Design Optimized_Wallace, start of the top module:
module Optimized_Wallace(
    input clk, rst,
    input [15:0] A, B,
    output reg [31:0] PRODUCT
);
Size: ~340 flip-flops, roughly 66 I/O pins, ~17000 µm² of cells after synthesis.
export LEC_CHECK = 0
export CAP_MARGIN = 20
export CELL_PAD_IN_SITES_DETAIL_PLACEMENT = 1
export CORE_MARGIN = 2
export CORE_UTILIZATION = 40
export GPL_ROUTABILITY_DRIVEN = 1
export HOLD_SLACK_MARGIN = 0.04
export SLEW_MARGIN = 25
create_clock -name core_clock -period 3.84 [get_ports {clk}]
run.sh (not shown) runs the stock make flow with config.mk's settings and CLKGATE_MAP_FILE=.
Next try:
- ABC_AREA: not set -> 1
- CELL_PAD_IN_SITES_DETAIL_PLACEMENT: 1 -> not set
- CORE_UTILIZATION: 40 -> 72
- CTS_CLUSTER_DIAMETER: not set -> 333
- GPL_ROUTABILITY_DRIVEN: 1 -> not set
- HOLD_SLACK_MARGIN: 0.04 -> not set
- SETUP_SLACK_MARGIN: not set -> 0.3
- SLEW_MARGIN: 25 -> 20
- clock period: 3.84 -> 1.53 ns (I/O delays scaled with it)
Outcome: The changed run did not get past clock tree synthesis (4_1_cts) (DPL-0033). Area after synthesis rises by 6.0%. Synthesized cell count rises by 34%. Die size falls by 40%.
Next try:
- CTS_CLUSTER_DIAMETER: 333 -> 188
- CTS_CLUSTER_SIZE: not set -> 73
- PLACE_DENSITY_LB_ADDON: not set -> 0.27
- SETUP_SLACK_MARGIN: 0.3 -> 0.25
- clock period: 1.53 -> 1.55 ns (I/O delays scaled with it)
What happened:
- The new run did not get past global routing (5_1_grt), error GRT-0232
- die size is unchanged
- area after synthesis is unchanged
- synthesized cell count does not change
Next try:
- ABC_AREA: 1 -> not set
- CORE_UTILIZATION: 72 -> 40
- CTS_CLUSTER_DIAMETER: 188 -> not set
- CTS_CLUSTER_SIZE: 73 -> not set
- PLACE_DENSITY_LB_ADDON: 0.27 -> not set
- SETUP_SLACK_MARGIN: 0.25 -> not set
- clock period: 1.55 -> 2.74 ns (I/O delays scaled with it)
Now the flow went through all stages and came out clean. Die size came out higher by 68%. Synthesized cell count came out lower by 26%. Area after synthesis came out lower by 5.7%.
Next try:
- CAP_MARGIN: 20 -> 30
- CORE_ASPECT_RATIO: not set -> 0.84
- CTS_CLUSTER_SIZE: not set -> 24
- clock period: 2.74 -> 3.0 ns (I/O delays scaled with it)
Design area barely changes.
Total power went down by 6.6%.
Synthesized cell count does not change.
Global-route usage went up by 0.80 points.
Maximum frequency went down by 5.8%.
Routed wire length went up by 6.3%.
Die area barely changes.
Cell count went up by 0.50%.
Next try:
- CAP_MARGIN: 30 -> 40
- CTS_CLUSTER_DIAMETER: not set -> 86
- SETUP_SLACK_MARGIN: not set -> 0.59
What happened: Design area is higher slightly; register-to-register slack gets better by 0.32 ns; core utilization is higher by 0.21 points; global-route usage hardly moves; sequential power barely changes; clock power is lower by well over a third; non-clock buffer count is higher by 38; cell count hardly moves; power is lower by roughly a tenth; routed wire length is higher by a few percent.

---

== v17 ==
The RTL this note starts from:
==> flow/design.v <==
`timescale 1ns / 1ps
module black_cell(
    input  wire g_left, p_left,
    input  wire g_right, p_right,
    output wire g_out, p_out
);
    assign g_out = g_left | (p_left & g_right);
    assign p_out = p_left & p_right;
endmodule
module gray_cell(
    input  wire g_left, p_left,
    input  wire g_right,
    output wire g_out
);
    assign g_out = g_left | (p_left & g_right);
endmodule
module han_carlson_32(
    input  wire [31:0] a,
    input  wire [31:0] b,
    output wire [31:0] s,
    output wire        ca
);
    wire [31:0] g0, p0;
    assign g0 = a & b;
    assign p0 = a ^ b;
    wire [31:0] gg1, pp1;
    wire [31:0] gg2, pp2;
    wire [31:0] gg3, pp3;
    wire [31:0] gg4, pp4;
    wire [31:0] gg5, pp5;
    genvar i;
    generate
        for (i = 0; i < 32; i = i + 1) begin : STAGE1
            if (i >= 1) begin
                assign gg1[i] = g0[i] | (p0[i] & g0[i-1]);
                assign pp1[i] = p0[i] & p0[i-1];
            end else begin
                assign gg1[i] = g0[i];
                assign pp1[i] = p0[i];
            end
        end
    endgenerate
    generate
        for (i = 0; i < 32; i = i + 1) begin : STAGE2
            if (i >= 2) begin
                assign gg2[i] = gg1[i] | (pp1[i] & gg1[i-2]);
                assign pp2[i] = pp1[i] & pp1[i-2];
            end else begin
                assign gg2[i] = gg1[i];
                assign pp2[i] = pp1[i];
            end
        end
    endgenerate
    generate
        for (i = 0; i < 32; i = i + 1) begin : STAGE3
            if (i >= 4) begin
                assign gg3[i] = gg2[i] | (pp2[i] & gg2[i-4]);
                assign pp3[i] = pp2[i] & pp2[i-4];
            end else begin
                assign gg3[i] = gg2[i];
                assign pp3[i] = pp2[i];
            end
        end
    endgenerate
    generate
        for (i = 0; i < 32; i = i + 1) begin : STAGE4
            if (i >= 8) begin
                assign gg4[i] = gg3[i] | (pp3[i] & gg3[i-8]);
                assign pp4[i] = pp3[i] & pp3[i-8];
            end else begin
                assign gg4[i] = gg3[i];
                assign pp4[i] = pp3[i];
            end
        end
    endgenerate
    generate
        for (i = 0; i < 32; i = i + 1) begin : STAGE5
            if (i >= 16) begin
                assign gg5[i] = gg4[i] | (pp4[i] & gg4[i-16]);
                assign pp5[i] = pp4[i] & pp4[i-16];
            end else begin
                assign gg5[i] = gg4[i];
                assign pp5[i] = pp4[i];
            end
        end
    endgenerate
    wire [31:0] c;
    assign c[0] = 1'b0;
    generate
        for (i = 1; i < 32; i = i + 1) begin : CARRY_ASSIGN
            assign c[i] = gg5[i-1];
        end
    endgenerate
    assign ca = gg5[31];
    assign s = p0 ^ c;
endmodule
module full_adder(
    input a, b, c,
    output s, ca
);
    assign s  = a ^ b ^ c;
    assign ca = (a & b) | (b & c) | (c & a);
endmodule
module compressor_7to3(
    input  [31:0] a1, a2, a3, a4, a5, a6, a7,
    output [31:0] s,
    output [31:0] c1,   
    output [31:0] c2    
);
    genvar j;
    generate
        for (j = 0; j < 32; j = j + 1) begin
            wire s1, s2, s3, s4, d1, d2, d3, d4;
            full_adder f1 (.a(a1[j]), .b(a2[j]), .c(a3[j]), .s(s1), .ca(d1));
            full_adder f2 (.a(a4[j]), .b(a5[j]), .c(a6[j]), .s(s2), .ca(d2));
            full_adder f3 (.a(s1),   .b(s2),   .c(a7[j]),  .s(s3), .ca(d3));
            full_adder f4 (.a(d1),   .b(d2),   .c(d3),    .s(s4), .ca(d4));
            assign s[j]  = s3;
            assign c1[j] = s4;  
            assign c2[j] = d4;  
        end
    endgenerate
endmodule
module csa(
    input  [31:0] a, b, c,
    output [31:0] s,
    output [31:0] ca 
);
    assign s  = a ^ b ^ c;
    assign ca = ((a & b) | (b & c) | (c & a)) << 1;
endmodule
module Optimized_Wallace(
    input clk, rst,
    input [15:0] A, B,
    output reg [31:0] PRODUCT
);
    genvar i, j;
    wire [31:0] pp [0:15];
    generate
        for (i = 0; i < 16; i = i + 1) begin
            for (j = 0; j < 32; j = j + 1) begin
                if ((j >= i) && (j < i + 16))
                    assign pp[i][j] = A[j - i] & B[i];
                else
                    assign pp[i][j] = 1'b0;
            end
        end
    endgenerate
    wire [31:0] s0, s1_1, c0, c1, c0_2, c1_2, b0, b1, b0_2, b1_2;
     compressor_7to3 u1 (.a1(pp[0]), .a2(pp[1]), .a3(pp[2]), .a4(pp[3]), .a5(pp[4]), .a6(pp[5]), .a7(pp[6]), .s(s0), .c1(b0), .c2(b0_2));
     compressor_7to3 u2 (.a1(pp[7]), .a2(pp[8]), .a3(pp[9]), .a4(pp[10]), .a5(pp[11]), .a6(pp[12]), .a7(pp[13]), .s(s1_1), .c1(b1), .c2(b1_2));
   assign c0   = b0<<1;      
   assign c1   = b1<<1;      
   assign c0_2 = b0_2<<2;    
   assign c1_2 = b1_2<<2;   
    reg [31:0] r_s0, r_s1, r_c0, r_c1, r_c02, r_c12, r_pp14, r_pp15;
    always @(posedge clk or posedge rst) begin
        if (rst) begin
            r_s0 <= 0; r_s1 <= 0;
            r_c0 <= 0; r_c1 <= 0;
            r_c02 <= 0; r_c12 <= 0;
            r_pp14 <= 0; r_pp15 <= 0;
        end 
        else begin
            r_s0 <= s0; r_s1 <= s1_1;
            r_c0 <= c0; r_c1 <= c1;
            r_c02 <= c0_2; r_c12 <= c1_2;
            r_pp14 <= pp[14]; r_pp15 <= pp[15];
        end
    end
    wire [31:0] sum2, c1_s2, c2_s2, ca1, ca2;
    compressor_7to3 p1 (.a1(r_s0), .a2(r_s1), .a3(r_c0), .a4(r_c1), .a5(r_c02), .a6(r_c12), .a7(r_pp14), .s(sum2), .c1(c1_s2), .c2(c2_s2));
    assign ca1 = c1_s2<<1;     
    assign ca2 = c2_s2<<2;     
    reg [31:0] rsum2, rca1, rca2, rlt;
    always @(posedge clk or posedge rst) begin
        if (rst) begin
            rsum2 <= 0;
            rca1 <= 0;
            rca2 <= 0;
            rlt <= 0;
        end
        else begin
            rsum2 <= sum2;
            rca1 <= ca1;
            rca2 <= ca2;
            rlt <= r_pp15;
        end
    end
    wire [31:0] ps1, pca1, s, ca;
    csa q1 (.a(rsum2), .b(rca1), .c(rca2), .s(ps1), .ca(pca1));
    csa q2 (.a(rlt), .b(ps1), .c(pca1), .s(s), .ca(ca));
    reg [31:0] rsum, rcarry;
    always @(posedge clk or posedge rst) begin
        if (rst) begin
            rsum <= 0;
            rcarry <= 0;
        end 
        else begin
            rsum <= s;
            rcarry <= ca;
        end
    end
    wire [31:0] sum;
    wire carry;
    han_carlson_32 p2 (.a(rsum), .b(rcarry), .s(sum), .ca(carry));
    always @(posedge clk or posedge rst) begin
        if (rst)
            PRODUCT <= 0;
        else
            PRODUCT <= sum;
    end
endmodule
clock: 1.52 ns
lec_check: 0
abc_area: 1
cap_margin: 0
core_margin: 2
core_utilization: 70
cts_cluster_size: 18
hold_slack_margin: -0.09
setup_slack_margin: -0.1
slew_margin: 20
v17 finished all stages; however, its layout fails the closing checks, the failures being negative setup slack.
Setup changes, v17 to v41
# v17
export LEC_CHECK = 0
export ABC_AREA = 1
export CAP_MARGIN = 0
export CORE_MARGIN = 2
export CORE_UTILIZATION = 70
export CTS_CLUSTER_SIZE = 18
export HOLD_SLACK_MARGIN = -0.09
export SETUP_SLACK_MARGIN = -0.1
export SLEW_MARGIN = 20
create_clock -name core_clock -period 1.52 [get_ports {clk}]
# v41
export LEC_CHECK = 0
export ABC_AREA = 1
export CAP_MARGIN = 0
export CORE_MARGIN = 2
export CORE_UTILIZATION = 70
export CTS_CLUSTER_SIZE = 18
export PLACE_DENSITY_LB_ADDON = 0.01
export SETUP_SLACK_MARGIN = 0.52
export SLEW_MARGIN = 20
create_clock -name core_clock -period 1.81 [get_ports {clk}]
[summary]
- v41 | ERROR | global routing
- Diff v41..v17 | post-synth area from yosys stat | unchanged
- Sort v41 and v17 by buffer count from post-CTS setup fixing desc -> top: v41
- The chip width on v17 is in line with that on v41.
- From v17 to v41 the numbers moved as follows: post-placement worst setup slack now sits higher, post-synthesis area per instance now sits at about the same level.
diff inputs: v41 => v51
# v41
export LEC_CHECK = 0
export ABC_AREA = 1
export CAP_MARGIN = 0
export CORE_MARGIN = 2
export CORE_UTILIZATION = 70
export CTS_CLUSTER_SIZE = 18
export PLACE_DENSITY_LB_ADDON = 0.01
export SETUP_SLACK_MARGIN = 0.52
export SLEW_MARGIN = 20
create_clock -name core_clock -period 1.81 [get_ports {clk}]
# v51
export LEC_CHECK = 0
export CAP_MARGIN = 20
export CORE_MARGIN = 2
export CORE_UTILIZATION = 40
export SETUP_SLACK_MARGIN = 0.54
export SLEW_MARGIN = 20
create_clock -name core_clock -period 2.74 [get_ports {clk}]
Notes after the runs:
- v51 completed; timing, DRC and antenna clean
- v51 against v41; count of instantiated cells in the yosys netlist is down by more than a quarter.
- Comparing v41 and v51, synthesized-area fraction occupied by adder cells is lower on v41.
- Die area for v51: 0.017 mm² up relative to v41
- Combined area of all synthesized cells down about 5.7% in v51 wrt v41
- Looking at post-placement setup slack, v51 sits above v41.
Power is estimated from default activity; no workload was simulated.
